Design top, start of the top module:
module top(
    input logic clk,
    input logic rst,
    output logic    RGB_G,
    output logic    RGB_R,
    output logic    RGB_B
);
    logic red_out;
    integer red;
    logic green_out;
    integer green;
    logic blue_out;
    integer blue;
    ramp #(
        .steps (7'b1100011)
    )
    u1 (
        .clk (clk),
        .rst (rst),
        .pwm_value (red)
    );
    ramp #(
        .steps (7'b0111000)
    )
    u2 (
            .clk (clk),
            .rst (rst),
            .pwm_value (green)
        );
    ramp #(
        .steps (7'b0001110)
    )
    u3 (
        .clk (clk),
        .rst (rst),
        .pwm_value (blue)
    );
    pwm u4 (
        .clk (clk),
        .rst (rst),
        .duty_cycle (red),
        .pwm_out (red_out)
    );
    assign RGB_R = red_out;
    pwm u5 (
        .clk (clk),
        .rst (rst),
        .duty_cycle (green),
        .pwm_out (green_out)
    );
    assign RGB_G = green_out;
    pwm u6 (
        .clk (clk),
        .rst (rst),
        .duty_cycle (blue),
        .pwm_out (blue_out)
    );
    assign RGB_B = blue_out;
endmodule
Size: ~5 I/O pins, ~0.040 mm² of cells after synthesis.
clock: 3.56 ns
lec_check: 0
abc_area: 0
cap_margin: 40
core_margin: 2
core_utilization: 72
cts_cluster_diameter: 209
place_density: 0.38
setup_slack_margin: -0.03
slew_margin: 20
run.sh (not shown) runs the stock make flow with config.mk's settings and CLKGATE_MAP_FILE=.
The starting point produced a layout that fails on setup timing.
Then changed:
==> flow/config.mk (replaced) <==
export PLATFORM = sky130hd
export DESIGN_NAME = top
export DESIGN_NICKNAME = top
export VERILOG_FILES = /design/flow/design.v
export SDC_FILE = /design/flow/constraint.sdc
export NUM_CORES = 4
export LEC_CHECK = 0
export CAP_MARGIN = 20
export CORE_MARGIN = 2
export CORE_UTILIZATION = 40
export SLEW_MARGIN = 20
==> flow/constraint.sdc (replaced) <==
create_clock -name core_clock -period 4.81 [get_ports {clk}]
set_input_delay 0.9620 -clock core_clock [delete_from_list [all_inputs] [get_ports {clk}]]
set_output_delay 0.9620 -clock core_clock [all_outputs]
set_load 0.01 [all_outputs]
What happened: This time the run completed with no timing, DRC or antenna violations; sequential power falls by a quarter to a third; combinational power falls by well over a third; synthesized cell count is unchanged; power falls by about a fifth; global-route usage falls by 18 points; core utilization falls by 47 points; non-clock buffer count falls by 567; maximum frequency barely changes; wire length falls by a quarter to a third; via count falls by about a fifth; count of clock-buffer cells in the layout rises by 21.

* * *

Starting RTL as in the previous note.
## top
module top(
    input logic clk,
    input logic rst,
    output logic    RGB_G,
    output logic    RGB_R,
    output logic    RGB_B
);
make LEC_CHECK=0 ABC_AREA=0 CAP_MARGIN=35 CORE_ASPECT_RATIO=0.96 CORE_MARGIN=2 CORE_UTILIZATION=28 GPL_TIMING_DRIVEN=0 HOLD_SLACK_MARGIN=0.27 MAX_ROUTING_LAYER=met4 SETUP_SLACK_MARGIN=0.59 SLEW_MARGIN=25 finish   # period 10.0 ns
The baseline went through all stages and came out clean.
Rerun with:
Settings changed: ABC_AREA 0 to default, CAP_MARGIN 35 to 20, CORE_ASPECT_RATIO 0.96 to default, CORE_UTILIZATION 28 to 65, GPL_TIMING_DRIVEN 0 to default, HOLD_SLACK_MARGIN 0.27 to default, MAX_ROUTING_LAYER met4 to default, SETUP_SLACK_MARGIN 0.59 to default, SLEW_MARGIN 25 to 20.
Clock period 10.0 ns to 4.94 ns, I/O delays scaled along.
Outcome: Synthesized area stays the same; total power rose by 93%; clock power climbs by 86%; die size is lower by 56%; cell area goes down by 3.8%; routed wire length goes down by about 8%; worst setup slack loses 4500 ps; sequential cell count does not change; cell count is lower by about 17%; sequential power rises by about 100%; synthesized cell count is unchanged.
Rerun with:
Settings changed: ABC_AREA from default to 1, CORE_UTILIZATION 65 to 72, PLACE_DENSITY_LB_ADDON from default to 0.26, TNS_END_PERCENT from default to 5.
Clock period 4.94 ns to 2.85 ns, I/O delays scaled along.
Result: The new run did not get past global routing with GRT-0116; area after synthesis increases by about a fifth; synthesized cell count rises by well over a third; die size is higher by a few percent.
Rerun with:
Settings changed: ABC_AREA 1 to default, PLACE_DENSITY_LB_ADDON 0.26 to 0.02, SETUP_SLACK_MARGIN from default to 1.46, TNS_END_PERCENT 5 to default.
Clock period 2.85 ns to 4.94 ns, I/O delays scaled along.
=> Now the flow went through all stages and came out clean; die area decreases by 15%; synthesized cell count fell by 31%; area after synthesis drops by 15%.
Power and IR drop assume default switching activity.
